Setup of JK:
// ULA_LCD
module ULA_LCD(clk, rst, rs, rw, en, dados, SOMA, SUBT, MULT, IGUAL, A, B, sinalA, sinalB);
	input [7:0] A;
	input [7:0] B;
	input sinalA;
	input sinalB;
	input SOMA;
	input SUBT;
	input MULT;
	input IGUAL;
	output en;
	output rw;
	output rs;
	output [7:0] dados;
	input clk;
	input rst;
	reg rs;
	reg rw;
	reg en;
	reg [7:0] dados;
	reg [21:0] c45;
	reg [21:0] c5;
	reg [21:0] c25;
	integer c1;
	reg flag45;
	reg flag5;
	reg flag2meio;
	reg [9:0] est2;
	reg flagbt1;
	reg flagbt2;
	reg flagbt3;
	reg flagbt4;
	reg flag_rst;
	reg [31:0] estado;
	reg subest;
	reg [5:0] charPos;
	reg [1:0] operacao;
	reg menos;
	reg [7:0] Alinha;
	reg [7:0] Blinha;
	reg menosA;
	reg menosB;
	reg menosR;
	parameter T45 = 2250, T5 = 250, T25 = 125;
	parameter clear = 1, opSOMA=1, opSUBT=2, opMULT=3, opIGUAL=4, skipLn=192, WAIT=10, WRITE=11, DEFAULT=6;
	reg [21:0] n45, n5, n25;
	reg nf45, nf5, nf25;
	always @(posedge clk) begin
		n45 = c45; n5 = c5; n25 = c25;
		nf45 = flag45; nf5 = flag5; nf25 = flag2meio;
    	if(flag_rst) begin
        	n45 = 0;
        	n25 = 0;
        	n5 = 0;
        	nf5 = 0;
        	nf45 = 0;
        	nf25 = 0;
    	end
    	if(n45 == T45) begin
            	n45 = 0;
            	nf45 = 1;
    	end
    	else if (n45 < T45) begin
        	n45 = n45+1;
    	end
    	if(n5 == T5) begin
        	n5 = 0;
        	nf5 = 1;
    	end
    	else if (n5 < T5) begin
        	n5 = n5 + 1;
    	end
    	if(n25 == T25) begin
			n25 = 0;
			nf25 = 1;
		end
		else if(n25 < T25) begin
			n25 = n25 + 1;
		end
		if(rst) begin
			c45 <= 0; c5 <= 0; c25 <= 0;
			flag45 <= 0; flag5 <= 0; flag2meio <= 0;
		end
		else begin
			c45 <= n45; c5 <= n5; c25 <= n25;
			flag45 <= nf45; flag5 <= nf5; flag2meio <= nf25;
		end
	end
	always @(posedge clk) begin
	if(rst) begin
		rs <= 0;
		rw <= 0;
		en <= 0;
		dados <= 0;
		c1 = 0;
		est2 <= 0;
		flagbt1 = 0;
		flagbt2 = 0;
		flagbt3 = 0;
		flagbt4 = 0;
		flag_rst <= 0;
		estado <= 0;
		subest = 0;
		charPos <= 0;
		operacao = 0;
		menos = 0;
		Alinha = 0;
		Blinha = 0;
		menosA <= 0;
		menosB <= 0;
	end
	else begin
    	case(estado)
			0: begin
				if(flag45) begin
					estado <= 1;
					subest <= 0;
				end
				else begin
					rs <= 0;
					rw <= 0;
					en <= 0;
				end
			end
        	1: begin
   			 if(subest == 0) begin
   				 en <= 0;
   				 subest <= 1;
  ...
Size in the first run: ~0.067 mm² of cells after synthesis.
make LEC_CHECK=0 ABC_AREA=1 CAP_MARGIN=15 CORE_ASPECT_RATIO=1.33 CORE_MARGIN=2 CORE_UTILIZATION=70 MAX_ROUTING_LAYER=met4 SLEW_MARGIN=20 TNS_END_PERCENT=5 finish   # period 69.1 ns
run.sh (not shown) runs the stock make flow with config.mk's settings and CLKGATE_MAP_FILE=.
Although it ran to completion, JK produced a layout that fails the final checks because of negative setup slack.
Changes in MS relative to JK:
- CORE_ASPECT_RATIO removed (was 1.33)
- ABC_AREA removed (was 1)
- CORE_UTILIZATION changed from 70 to 50
- CAP_MARGIN changed from 15 to 20
- TNS_END_PERCENT removed (was 5)
- MAX_ROUTING_LAYER removed (was met4)
- the clock period (ns, I/O delays scaled along) changed from 69.1 to 63.4
==> results <==
- Delta (MS minus JK): multi-input combinational cell area went up, sequential cell area in the final layout level, post-synth area from yosys stat went down by about 11%.
- No crash in MS: every stage finished, but the layout fails its final checks due to negative setup slack.
- When the final numbers for JK and MS were put side by side, the area of the core turned out to be smaller in JK.
- For the total met2 wirelength after detailed routing, MS came in 6.2 mm higher than JK did.
- The core of MS is less densely filled than that of JK.
- Relative to JK, the final standard cell area without fillers of MS is higher by 18%.
- Summary: with JK as the reference, final cell count in MS moved down by a few percent.
Input-level comparison between AL and MS:
- CORE_UTILIZATION now 71, was 50
- the clock period (ns, I/O delays scaled along) now 126.0, was 63.4
Findings:
AL reached the final stage; the timing, DRC and antenna checks on its layout passed.
Lower depth of the worst register-to-register path goes to AL over MS.
Comparing AL and MS, the higher data arrival time of the worst path is on AL.
AL gives more fraction of area in clock buffers and inverters than MS did.
Re via count of the first global-routing pass: AL is about 20% down on MS.
Delta (AL minus MS): maximum number of pins on one net before global-route repair went up by 2, post-placement setup slack saw an increase, global-route wire length before repair now smaller.
Relative to MS, the post-cts repair resize count of AL is lower by 138.
Relative to AL, the following input files were edited for TR:
- CORE_UTILIZATION now 72, was 71
- CTS_CLUSTER_SIZE now 55, previously not set
- the clock period (ns, I/O delays scaled along) now 75.7, was 126.0
Notes after the runs:
Sort TR and AL by global placement routability congestion desc -> top: TR. AL -> TR: count of state elements after synthesis delta 0, exact match. TR: detailed-placement wirelength estimate is about 20% higher than what AL reported. Diff AL -> TR: post-placement worst setup slack saw a decrease, cell count in the Yosys report saw little to no change, area after detailed placement saw an increase. Diff TR and AL: total die size higher in AL. FAIL: TR; every other run in TR and AL is clean.
Changes in PW relative to TR:
- removing CTS_CLUSTER_SIZE (formerly 55)
- changing CORE_UTILIZATION from 72 to 40
- changing the clock period (ns, I/O delays scaled along) from 75.7 to 114.0
PW closes out successfully: all stages finished, all timing, DRC and antenna checks passed.
Die span in x: higher on PW
TR → PW: number of post-CTS setup repair buffers shows a reduction of 291; TritonCTS buffer count climbed 8; number of placement rows has increased.

Setup of the reference run:
Starting RTL as in the previous note.
make LEC_CHECK=0 ABC_AREA=1 CAP_MARGIN=20 CORE_ASPECT_RATIO=1.91 CORE_MARGIN=2 CORE_UTILIZATION=44 CTS_CLUSTER_DIAMETER=355 PLACE_DENSITY_LB_ADDON=0.05 SLEW_MARGIN=0 TNS_END_PERCENT=95 finish   # period 120.0 ns
The reference run closes out successfully: all stages finished, all timing, DRC and antenna checks passed.
diff inputs: the reference run => the trial run
Settings: an added CTS_CLUSTER_SIZE of 16; an added CELL_PAD_IN_SITES_DETAIL_PLACEMENT of 0; an added CELL_PAD_IN_SITES_GLOBAL_PLACEMENT of 1; an added MIN_ROUTING_LAYER of met1; an added HOLD_SLACK_MARGIN of 0.03; a deleted TNS_END_PERCENT that had been 95; a change of CORE_UTILIZATION from 44 to 33; a deleted CTS_CLUSTER_DIAMETER that had been 355; a change of CORE_MARGIN from 2 to 6; an added SETUP_SLACK_MARGIN of 5.0; a change of SLEW_MARGIN from 0 to 30; a deleted ABC_AREA that had been 1; a deleted PLACE_DENSITY_LB_ADDON that had been 0.05; a deleted CORE_ASPECT_RATIO that had been 1.91.
Notes after the runs:
- | arrival time of data at the critical path endpoint | lower: the reference run |
- On row count: between the trial run and the reference run, it ends up lower for the trial run.
- Row total wirelength of the detailed-routed design: the trial run lower / the reference run higher
- Compared to the reference run, the trial run has instance count on the critical path 28 lower.
- Of the trial run and the reference run, the trial run shows the lower post-synthesis cell area, with the reference run above it.

run 1:
ULA_LCD again, from the RTL that the note above started with.
export LEC_CHECK = 0
export CAP_MARGIN = 20
export CELL_PAD_IN_SITES_DETAIL_PLACEMENT = 0
export CELL_PAD_IN_SITES_GLOBAL_PLACEMENT = 0
export CORE_ASPECT_RATIO = 0.9
export CORE_MARGIN = 2
export CORE_UTILIZATION = 72
export CTS_CLUSTER_DIAMETER = 314
export CTS_CLUSTER_SIZE = 34
export GPL_ROUTABILITY_DRIVEN = 0
export MAX_ROUTING_LAYER = met4
export PLACE_DENSITY_LB_ADDON = 0.0
export SETUP_SLACK_MARGIN = 5.0
export SLEW_MARGIN = 25
export TNS_END_PERCENT = 65
create_clock -name core_clock -period 94.3 [get_ports {clk}]
No final results exist for run 1, since it was stopped by error ODB-0269 during 5_1_grt.
Here is what was changed in the inputs of run 2 compared with run 1.
- changing SLEW_MARGIN from 25 to 20
- removing SETUP_SLACK_MARGIN (formerly 5.0)
- removing TNS_END_PERCENT (formerly 65)
- removing CELL_PAD_IN_SITES_GLOBAL_PLACEMENT (formerly 0)
- changing CTS_CLUSTER_DIAMETER from 314 to 226
- changing CTS_CLUSTER_SIZE from 34 to 32
- removing GPL_ROUTABILITY_DRIVEN (formerly 0)
- removing CELL_PAD_IN_SITES_DETAIL_PLACEMENT (formerly 0)
- removing PLACE_DENSITY_LB_ADDON (formerly 0.0)
- removing CORE_ASPECT_RATIO (formerly 0.9)
- setting ABC_AREA to 1 for the first time
- changing the clock period (ns, I/O delays scaled along) from 94.3 to 66.6
==> results <==
Run 2 did not finish; a tool error ended it in 5_1_grt.
Comparing run 2 against run 1, there is no change at all in number of primary I/O pins.
From run 1 to run 2 the numbers moved as follows: total die size moved up; number of setup buffers added after CTS moved up; simple-gate portion of the synthesized area moved up; die height moved up.
Area of the core in run 2 is 12% above run 1.
Run 2 falls short of run 1 in placed wire-length estimate after detailed placement.
| AND-OR/OR-AND share of the synthesized area | lower: run 2 |
Run 2 vs. run 1: synthesized area went up by 12%.
NOTE horizontal die dimension run 1->run 2 increased slightly
[inputs] run 3 vs run 2
- CORE_UTILIZATION changed from 72 to 71
- MAX_ROUTING_LAYER removed (was met4)
- CTS_CLUSTER_SIZE removed (was 32)
- CTS_CLUSTER_DIAMETER removed (was 226)
- the clock period (ns, I/O delays scaled along) changed from 66.6 to 79.4
--- outcome ---
Lower vertical extent of the die among run 2 and run 3: run 2
Note that the count of placed standard cells including taps recorded for run 2 amounts to 1.08 times the value seen in run 3.
Run 3: area of the die is about 1.4% higher than what run 2 reported.
Run 3 ended with every stage complete and zero timing, DRC or antenna violations.
Comparing run 2 against run 3, there is no change at all in arithmetic-cell share of the synthesized area counting full adders, half adders and majority gates.
Run 3 vs run 2 — total half-perimeter wirelength after legalization and detailed placement dropped about 7.5%.
Changes in run 4 relative to run 3:
- CTS_CLUSTER_SIZE: unset -> 20
- CTS_CLUSTER_DIAMETER: unset -> 208
- the clock period (ns, I/O delays scaled along): 79.4 -> 63.4
==> results <==
As the logs show, run 4 stopped at 5_1_grt after a tool error, so it never reached the end of the flow. As far as sequential area share after synthesis goes, run 4 and run 3 are indistinguishable; the numbers are identical. Number of synthesized register bits across run 3 and run 4: no real change. When the final numbers for run 3 and run 4 were put side by side, the placed cell area turned out to be smaller in run 3. Diff run 3..run 4 | die area | unchanged. Row setup fix buffers added after clock tree synthesis: run 4 higher / run 3 lower. Row placed wire-length estimate after detailed placement: run 4 higher / run 3 lower. Reported for run 3 and run 4, count of instantiated cells in the yosys netlist turned out identical to the last digit. Number of resized instances in the post-cts repair step in run 4 is 426 above run 3. Run 4 vs run 3 — number of buffers created by CTS dropped 8. Global placement routability congestion, run 3 and run 4: higher on run 4.
For run 5, these inputs were changed with respect to run 4:
- CTS_CLUSTER_DIAMETER removed (was 208)
- CORE_UTILIZATION changed from 71 to 13
- CTS_CLUSTER_SIZE removed (was 20)
- ABC_AREA removed (was 1)
- the clock period (ns, I/O delays scaled along) changed from 63.4 to 126.0
[summary]
Run 5 went all the way through the flow, and no timing, DRC or antenna check failed.
[run 5] chip area line of the yosys report fell 7200 sq um relative to run 4
The unique cell type count in the Yosys netlist reported for run 5 is greater than that of run 4 by 85.
Number of cells in Yosys stat: run 5 and run 4 compared, lower one is run 5
Going from run 4 to run 5, the synthesized area was found to have gone down by 7200 sq um.
Taking run 4 as 1.0, run 5 lands at 0.848 on detailed placer's ending HPWL.
#### Input delta (run 6 over run 5)
- a change of CAP_MARGIN from 20 to 15
- a change of CORE_UTILIZATION from 13 to 70
- a change of the clock period (ns, I/O delays scaled along) from 126.0 to 89.4
## What came out
Run 6 ran in full, but the layout does not pass; the checks complain about setup timing.
Compared with run 5, run 6 shows a lower placement-stage cell area.
The largest net degree at the start of global routing number comes out higher for run 5 vs run 6.
On fraction of the cycle the final worst path needs, the lower figure sits with run 5, not run 6.
Going from run 5 to run 6, routed length on met3 grows by 13000 microns.
Quantity of I/O buffers inserted on ports delta (run 6 -> run 5): insignificant
Compared with run 5, run 6 shows routing usage on met2 higher by 57 points.
Higher tightest slew margin relative to the limit among run 5 and run 6: run 6
Relative to run 5, multi-input gate share of the layout cell area increased by 3.3 points in run 6.
